==> job 5716: inputs <==
## UART_Top_Module
module UART_Top_Module(
input clk,                      
input rst,                      
input [7:0] data_in,            
input wr_en,rd_en,              
input [2:0] address,            
output  [7:0]data_o,            
output  serial_data_out,        
output  n_RTS,                  
output  tx_done,                
input   n_CTS                 
);
export LEC_CHECK = 0
export CAP_MARGIN = 20
export CORE_MARGIN = 2
export CORE_UTILIZATION = 72
export CTS_CLUSTER_DIAMETER = 380
export PLACE_DENSITY_LB_ADDON = 0.02
export SETUP_SLACK_MARGIN = 0.63
export SLEW_MARGIN = 20
create_clock -name core_clock -period 2.18 [get_ports {clk}]
run.sh (not shown) runs the stock make flow with config.mk's settings and CLKGATE_MAP_FILE=.
==> job 6025: changes against job 5716 <==
--- a/flow/config.mk
+++ b/flow/config.mk
@@ -8,7 +8,7 @@
 export CAP_MARGIN = 20
 export CORE_MARGIN = 2
 export CORE_UTILIZATION = 72
-export CTS_CLUSTER_DIAMETER = 380
-export PLACE_DENSITY_LB_ADDON = 0.02
+export CTS_CLUSTER_SIZE = 31
+export PLACE_DENSITY_LB_ADDON = 0.0
 export SETUP_SLACK_MARGIN = 0.63
 export SLEW_MARGIN = 20
==> job 3052: changes against job 5716 <==
==> flow/config.mk (replaced) <==
export PLATFORM = sky130hd
export DESIGN_NAME = UART_Top_Module
export DESIGN_NICKNAME = UART_Top_Module
export VERILOG_FILES = /design/flow/design.v
export SDC_FILE = /design/flow/constraint.sdc
export NUM_CORES = 4
export LEC_CHECK = 0
export ABC_AREA = 1
export CAP_MARGIN = 35
export CORE_MARGIN = 2
export CORE_UTILIZATION = 72
export CTS_CLUSTER_DIAMETER = 42
export CTS_CLUSTER_SIZE = 62
export MAX_ROUTING_LAYER = met4
export SLEW_MARGIN = 20
==> flow/constraint.sdc (replaced) <==
create_clock -name core_clock -period 2.87 [get_ports {clk}]
set_input_delay 0.5740 -clock core_clock [delete_from_list [all_inputs] [get_ports {clk}]]
set_output_delay 0.5740 -clock core_clock [all_outputs]
set_load 0.01 [all_outputs]
==> job 3639: changes against job 5716 <==
--- a/flow/config.mk
+++ b/flow/config.mk
@@ -8,7 +8,6 @@
 export CAP_MARGIN = 20
 export CORE_MARGIN = 2
 export CORE_UTILIZATION = 72
-export CTS_CLUSTER_DIAMETER = 380
-export PLACE_DENSITY_LB_ADDON = 0.02
-export SETUP_SLACK_MARGIN = 0.63
+export CTS_CLUSTER_DIAMETER = 42
+export SETUP_SLACK_MARGIN = 1.07
 export SLEW_MARGIN = 20
==> flow/constraint.sdc (replaced) <==
create_clock -name core_clock -period 3.93 [get_ports {clk}]
set_input_delay 0.7860 -clock core_clock [delete_from_list [all_inputs] [get_ports {clk}]]
set_output_delay 0.7860 -clock core_clock [all_outputs]
set_load 0.01 [all_outputs]
==> results.py <==
# Physical implementation metrics
metrics = {
    "pwr": {
        "p_sw_uw": 5310,
        "p_leak_uw": 0.00789,
    },
    "detailed_routing": {
        "dr.pass1.iters": 6,
    },
    "critical_path": {
        "cp.depth": 11,
        "path_cells": "ha_1 -> nand2_1 -> o21ai_2 -> o21ai_2 -> xor2_1 -> nand3_2 -> nand2_4 -> nor2_8 -> buf_12 -> nand3_4 -> nand2_1",
    },
    "timing": {
        "skew_ns": 0.0256,
    },
    "run_status": {
        "outcome": "timing/DRC/antenna clean",
    },
    "yosys": {
        "fp_nets": 2142,
    },
}
Source of the figures above: job 3052

==> results.py <==
# Physical implementation metrics
metrics = {
    "run_status": {
        "outcome": "complete, but fails checks",
        "check.faults": "negative setup slack",
    },
    "timing": {
        "postLayoutSetupSlackWorst_ns": -0.374,
        "setup_viol": 546,
    },
    "yosys": {
        "fp_nets": 1515,
    },
    "critical_path": {
        "cp.depth": 8,
        "path_cells": "buf_12 -> xor2_2 -> nand3_4 -> o311ai_4 -> buf_12 -> buf_6 -> nor2_4 -> and2_4",
    },
    "pwr": {
        "p_leak_uw": 0.00917,
    },
}
Source of the figures above: job 6025

==> results.py <==
# Physical implementation metrics
metrics = {
    "detailed_routing": {
        "dr.pass1.iters": 8,
    },
    "critical_path": {
        "path_cells": "ha_2 -> nand3_1 -> xnor2_4 -> o311ai_4 -> buf_4 -> o21ai_1",
        "worstReg2RegEnd": "F1.mem[9][5]",
    },
    "global_route": {
        "grt_use_met1_pct": 43.8,
        "grt_most_used_layer": "met2",
    },
    "yosys": {
        "fp_nets": 1515,
        "area_leaders": "edfxtp_1, mux4_2, dfxtp_1, and2_1, nor2_1",
    },
    "finish": {
        "clockBufferCount": 62,
        "finalNetCount": 1550,
        "bufAreaShareNonClock_pct": 3.00,
    },
    "pwr": {
        "p_leak_uw": 0.00795,
        "p_sw_uw": 2880,
    },
    "run_status": {
        "outcome": "timing/DRC/antenna clean",
    },
    "timing": {
        "layout_min_cycle_time_ns": 2.79,
        "skew_ns": 0.0204,
    },
}
Source of the figures above: job 3639

==> results.py <==
# Physical implementation metrics
metrics = {
    "run_status": {
        "outcome": "complete, but fails checks",
        "check.faults": "negative setup slack",
    },
    "critical_path": {
        "path_cells": "buf_12 -> buf_4 -> buf_12 -> mux4_2 -> mux4_2 -> mux2_4",
        "cp.depth": 6,
    },
    "yosys": {
        "fp_nets": 1515,
    },
    "pwr": {
        "p_sw_uw": 5390,
    },
    "timing": {
        "setup_viol": 254,
        "postLayoutSetupSlackWorst_ns": -0.183,
    },
}
Source of the figures above: job 5716



==> inputs of run Y <==
==> flow/design.v <==
`timescale 1ns / 1ps
module fifo
(
 input we,  
 input re,
 input clk,
 input rst,
 input [7:0] data_in,
 output full,
 output reg [7:0] data_o,
 output  empty
);
integer i;
reg [4:0] pr,pw;
reg [7:0] mem [31:0];
assign empty = (pw == pr);
assign full  = ((pw + 5'd1) == pr);
 always@(posedge clk )
begin
 if(!rst)
  begin
   pr<=5'd1;
   pw<=5'd1;
   for(i=0;i<=31;i=i+1)
    begin
      mem[i]<=8'b0;
    end
  end
else
begin
  if(re&&!empty)
   begin
     data_o<=mem[pr];
     pr<=pr+5'd1;
   end
  if(we&&!full )
   begin
     mem[pw]<=data_in;
     pw<=pw+5'd1;
   end
end
end
endmodule
`timescale 1ns / 1ps
module UART_User_interface(
input [7:0]data_in,
input [2:0]addr,
input wr_en,
input rd_en,
input rst,
input clk,
input fifo_full,
output reg [7:0]AXI_data_out,
output reg [7:0]data_fifo,
output reg fifo_wr_en,
output     [7:0]reg_array0,
output     [7:0]reg_array1,
output     [7:0]reg_array3,
output     [7:0]reg_array4
    );
 reg [7:0] mem [0:7];
assign reg_array0=mem[0];    
assign reg_array1=mem[1];    
assign reg_array3=mem[3];    
assign reg_array4=mem[4];    
always @ (posedge clk) begin
 if (!rst) begin
   mem[0] <= 8'b0;
   mem[1] <= 8'b0;
   mem[2] <= 8'b0;
   mem[3] <= 8'b0;
   mem[4] <= 8'b0;
   mem[5] <= 8'b0;
   mem[6] <= 8'b0;
   mem[7] <= 8'b0;
   AXI_data_out <= 8'b0;
   data_fifo <= 8'b0;
   fifo_wr_en <= 1'b0;
    end
 else begin
   if (wr_en) 
      begin
       mem[addr] <= data_in;
       AXI_data_out <= 0;
         if (addr== 3'b000&& !fifo_full && reg_array3[7] == 0)
         begin                              
            fifo_wr_en <= 1'b1;             
            data_fifo <= data_in;
            mem[5] <= 8'b11111101;
         end 
         else 
         begin
            mem[5]<= 8'b11111111;
            fifo_wr_en <= 1'b0;
            data_fifo <= 8'b0;
         end  
   end	  
   else if (rd_en) begin
	       AXI_data_out <= mem[addr];
	       fifo_wr_en <= 1'b0;
   end
   else begin
	      AXI_data_out <= 0;
	      fifo_wr_en <= 1'b0;
	      mem[5]<= 8'b11111111;
   end	 
 end
end
endmodule
`timescale 1ns / 1ps
module c_div
(
input control,               
input clk_cpu,               
input rst,
input [7:0] tx,              
input [7:0] rate,            
output reg baud_clock,       
output reg baud_tick         
);
reg [15:0] value_rate;
reg  [22:0] int_counter;
reg generate_clk;
always @( posedge clk_cpu)
begin
	if (!rst)
		begin
         value_rate <=16'b0;
		 int_counter <= 0;
	     baud_clock <=1;
         generate_clk <= 0;
         baud_tick <= 0;
		end
    else if (control) begin
         value_rate <= {rate,tx};
         generate_clk <= 1;
         baud_tick <= 0;
    end
    else if (generate_clk) begin
	      if (int_counter == ((value_rate/2)))   
		     begin
		      int_counter <= 0;
		      baud_clock <= ~baud_clock;
		      baud_tick <= ~baud_clock;
		      end
	      else begin
		      int_counter <= int_counter + 1;
		      baud_tick <= 0;
	      end
          end
    else begin
             value_rate <= 16'b0;
		     int_counter <= 0;
	         baud_clock <=1;
	         baud_tick <= 0;
         end
end
endmodule
`timescale 1ns / 1ps
module Process(
    input LCR0,                            
    input LCR1,
    input LCR2,                            
    input LCR3,                            
    input LCR4,                           
    input LCR5,
    input [7:0] data_in,  
    input fifo_empty,                      
    input clk,
    input reset,
    input tx_ready,                       
    output reg  fifo_read,                
    output reg [8:0] data_out,  
    output reg  [3:0] data_length,
    output reg [1:0] num_stop_bit,     
    output reg data_out_active         
    );
 reg  [3:0] data_in_length ;
 reg [7:0] data;
 reg [2:0] state;
 reg [2:0] next_state;
 reg parity;
 parameter  IDLE = 1'b0;
 parameter  data_processing = 1'b1;
always @(posedge clk)
begin
  if (reset==0)  state<= IDLE;
  else           state<= next_state;
end
always @*
 begin
   data_out_active =  0;
   data_out =0;
   num_stop_bit =0;
   data_length =0;
   fifo_read = 0;
   data = 0;
   data_in_length = 0;
   parity = 0;
   next_state = IDLE;
   case (state)
   IDLE:
     begin
    if ( fifo_empty == 0 && tx_ready)   
       begin                            
      fifo_read = 1;                     
     next_state = data_processing ;
       end
 end
data_processing:
    begin
    data_out_active=1;
 case({LCR0,LCR1})               
      2'b00:   begin data_in_length =5; data = {3'b000, data_in[4:0]}; end
      2'b01:   begin data_in_length =6; data = {2'b00,  data_in[5:0]}; end
      2'b10:   begin data_in_length =7; data = {1'b0,   data_in[6:0]}; end
      default: begin data_in_length =8; data = data_in;               end
 endcase
 parity = (^data) ^ LCR5;
     if (LCR3==1)
 begin
      data_length = data_in_length + 4'd1 ;
      data_out = {1'b0,data} | ({8'b0,parity} << data_in_length) ;
     end
 else
      begin
      data_length =  data_in_length;
      data_out = {1'b0,data};
      end
 case (LCR2)                             
 1'b0:    num_stop_bit=2'b01;    
 default: begin
        case({LCR0,LCR1})
        2'b00:   num_stop_bit=2'b10 ;     
        default: num_stop_bit= 2'b11 ;    
        endcase
     end
endcase
    if(!tx_ready)
       next_state=  IDLE;
    else
       next_state=  data_processing ;
    end
 default: begin
    next_state = IDLE;
 end
endcase
 end
endmodule
`timescale 1ns / 1ps
module transmitter(
    input [8:0] data_in,           
    input [1:0] num_stop_bit,
    input reset,
    input [3:0] data_length,            
    input MCR1,                   
    input clk,                   
    input baud_tick,             
    input data_valid ,            
    input n_CTS ,
    output reg  serial_data_out,
    output reg  n_RTS,                       
    output reg  tx_done,          
    output tx_ready              
    );
  reg  [9:0] data;
  reg [13:0] clk_counter;
  reg [3:0] length;
  reg [3:0] bit_counter;  
  reg start_transmit;
  reg tx;
  assign tx_ready = !tx_done;
always @(posedge clk)
 begin
   if (!reset) begin
        data <= 0;
        length <= 0;
        clk_counter <=0;
        bit_counter <= 0;
        n_RTS <= 1;
        tx_done <=0;
        serial_data_out <= 1;
        tx <=1;
       end
   else if (!baud_tick) begin
   end
   else if (data_valid && MCR1 && tx && !n_CTS) begin
         data <= {data_in[8:0],1'b0};      
         length <= data_length;
         bit_counter <= 0;
         tx_done <= 0;
         n_RTS <= 1;    
         tx <=0;
   end 
  else if ( MCR1 && !tx)begin
    n_RTS <= 0;   
    if (bit_counter <= length) begin
       if (clk_counter == 15) begin              
          clk_counter <=  0;                     
          bit_counter <= bit_counter + 1;
          serial_data_out <= data[0];
          data <= {1'b0,data[9:1]};
          end
       else  begin
          serial_data_out <= data[0];
          clk_counter <= clk_counter +1;
        end      
     end
    else begin
     n_RTS <= 0;
        case (num_stop_bit)
      2'b01: begin
           if (clk_counter == 15)begin             
             clk_counter <=  0;
             tx_done <= 1;
             tx<=1;       
             serial_data_out <= 1;
              end
           else  begin
             serial_data_out <=1;
             clk_counter <= clk_counter +1;            
           end
       end
      2'b10:begin                         
           if (clk_counter == 23)begin            
             clk_counter <=  0;
             tx_done <= 1;
             tx<=1;     
             serial_data_out <=1;
              end
           else  begin
             clk_counter <= clk_counter +1;
              serial_data_out <=1;              
              end         
       end
    2'b11:begin
           if (clk_counter == 31)begin             
             clk_counter <=  0;
             tx_done <= 1;
             tx<=1;      
             serial_data_out <=1;
              end
           else  begin
             clk_counter <= clk_counter +1;
             serial_data_out <=1;             
              end         
      end
    default begin
           if (clk_counter == 15)begin             
             clk_counter <=  0;
             tx_done <= 1;
             tx<=1;         
             serial_data_out <=1;
              end
           else  begin
             clk_counter <= clk_counter +1; 
             serial_data_out <=1;            
              end       
     end
     endcase
    end    
 end
 else begin
       data <= 0;
       length <= 0;
       clk_counter <=0;
       bit_counter <= 0;
       n_RTS <= 1;
       tx_done <=0;
       serial_data_out <= 1;
       tx <= 1;
 end 
end
endmodule
`timescale 1ns / 1ps
module UART_Top_Module(
input clk,                      
input rst,                      
input [7:0] data_in,            
input wr_en,rd_en,              
input [2:0] address,            
output  [7:0]data_o,            
output  serial_data_out,        
output  n_RTS,                  
output  tx_done,                
input   n_CTS                 
);
wire b1;
wire [7:0]b2;
wire b3;
wire [7:0]ar0;
wire [7:0]ar1;
wire [7:0]ar3;
wire [7:0]ar4;
wire e1, e2;
wire [8:0]e3;
wire [1:0]e4;
wire [3:0]e5;
wire e6;
wire c1, c3;
wire [7:0]c2;
wire  d1, d2;
assign tx_done = e6;
 UART_User_interface UI1 ( .clk(clk), .rst(rst),
  .wr_en(wr_en), .rd_en(rd_en), .data_in(data_in)
  , .addr(address), .fifo_full(b1),
  .data_fifo(b2), .fifo_wr_en(b3), .AXI_data_out(data_o),
  .reg_array0(ar0), .reg_array1(ar1), .reg_array3(ar3)
  , .reg_array4(ar4)
  );
  fifo F1( .clk(clk), .rst(rst),
  .we(b3), .data_in(b2), .re(c1),
  .full(b1), .data_o(c2), .empty(c3));
  c_div CD1( .rst(rst),
  .clk_cpu(clk), .tx(ar0), .rate(ar1), .control(ar3[7]),
  .baud_clock(d1), .baud_tick(d2));
  Process pr(
  .clk(clk), 
  .reset(rst),
  .data_in(c2), 
  .fifo_empty(c3), 
  .tx_ready(e1),
  .LCR0(ar3[0]), 
  .LCR1(ar3[1]),
  .LCR2(ar3[2]),
  .LCR3(ar3[3]),
  .LCR4(ar3[4]),
  .LCR5(ar3[5]),
  .fifo_read(c1), 
  .data_out_active(e2),
  .data_out(e3), 
  .num_stop_bit(e4),
  .data_length(e5));
  transmitter TX(  .reset(rst),
  .data_valid(e2), .data_in(e3), .num_stop_bit(e4), .data_length(e5), .MCR1(ar4[1]), .clk(clk), .baud_tick(d2),
  .serial_data_out(serial_data_out), .n_RTS(n_RTS), .tx_done(e6),.tx_ready(e1),.n_CTS(n_CTS));
 endmodule
==> flow/run.sh <==
#!/bin/bash
# the make line also repeats each setting of config.mk as NAME=value (left out here)
make -C /OpenROAD-flow-scripts/flow DESIGN_CONFIG=/design/flow/config.mk WORK_HOME=/design/flow/orfs CLKGATE_MAP_FILE= finish
==> flow/config.mk <==
export PLATFORM = sky130hd
export DESIGN_NAME = UART_Top_Module
export DESIGN_NICKNAME = UART_Top_Module
export VERILOG_FILES = /design/flow/design.v
export SDC_FILE = /design/flow/constraint.sdc
export NUM_CORES = 4
export LEC_CHECK = 0
export ABC_AREA = 0
export CAP_MARGIN = 20
export CORE_MARGIN = 2
export CORE_UTILIZATION = 72
export CTS_CLUSTER_DIAMETER = 363
export HOLD_SLACK_MARGIN = 0.3
export SETUP_SLACK_MARGIN = -0.13
export SLEW_MARGIN = 20
==> flow/constraint.sdc <==
create_clock -name core_clock -period 2.02 [get_ports {clk}]
set_input_delay 0.4040 -clock core_clock [delete_from_list [all_inputs] [get_ports {clk}]]
set_output_delay 0.4040 -clock core_clock [all_outputs]
set_load 0.01 [all_outputs]
==> run K: changes against run Y <==
ABC_AREA = not set   (was 0)
CTS_CLUSTER_DIAMETER = not set   (was 363)
HOLD_SLACK_MARGIN = not set   (was 0.3)
PLACE_DENSITY_LB_ADDON = 0.01   (was not set)
SETUP_SLACK_MARGIN = 0.62   (was -0.13)
==> flow/constraint.sdc (replaced) <==
create_clock -name core_clock -period 2.16 [get_ports {clk}]
set_input_delay 0.4320 -clock core_clock [delete_from_list [all_inputs] [get_ports {clk}]]
set_output_delay 0.4320 -clock core_clock [all_outputs]
set_load 0.01 [all_outputs]
==> flow_summary.ini <==
; flow metrics
[layout]
num-multi-input-gates = 939
clkCellAreaFrac_pct = 5.88

[final_timing]
fin_crit_ps = 2320
setup_viol = 578
tns_ps = -106060
finalWorstSetupSlack_ps = -301

[route]
diodes = 0
wl_met3_um = 4780

[grt]
grtUsageMet1_pct = 47.2

[run_status]
so_faults = negative setup slack
status = failed layout checks

[worst_setup_path]
required_ps = 2310
r2r-end = F1.data_o[7]

[placement]
place.gp.congestion = 0.874

[clock_tree]
clkLatencyLatePin_ps = 540
the above is filed under run Y

==> flow_summary.ini <==
; flow metrics
[run_status]
so_faults = negative setup slack
status = failed layout checks

[route]
diodes = 8
wl_met3_um = 13500

[clock_tree]
clkLatencyLatePin_ps = 580

[layout]
clkCellAreaFrac_pct = 5.69

[final_timing]
fin_crit_ps = 2680
setup_viol = 597
finalWorstSetupSlack_ps = -523
tns_ps = -110220

[placement]
place.gp.congestion = 0.906

[worst_setup_path]
r2r-end = TX.data[9]

[grt]
grtUsageMet1_pct = 54.8
the above is filed under run K

Power figures rest on the tool's default switching activity, not on a simulated workload.
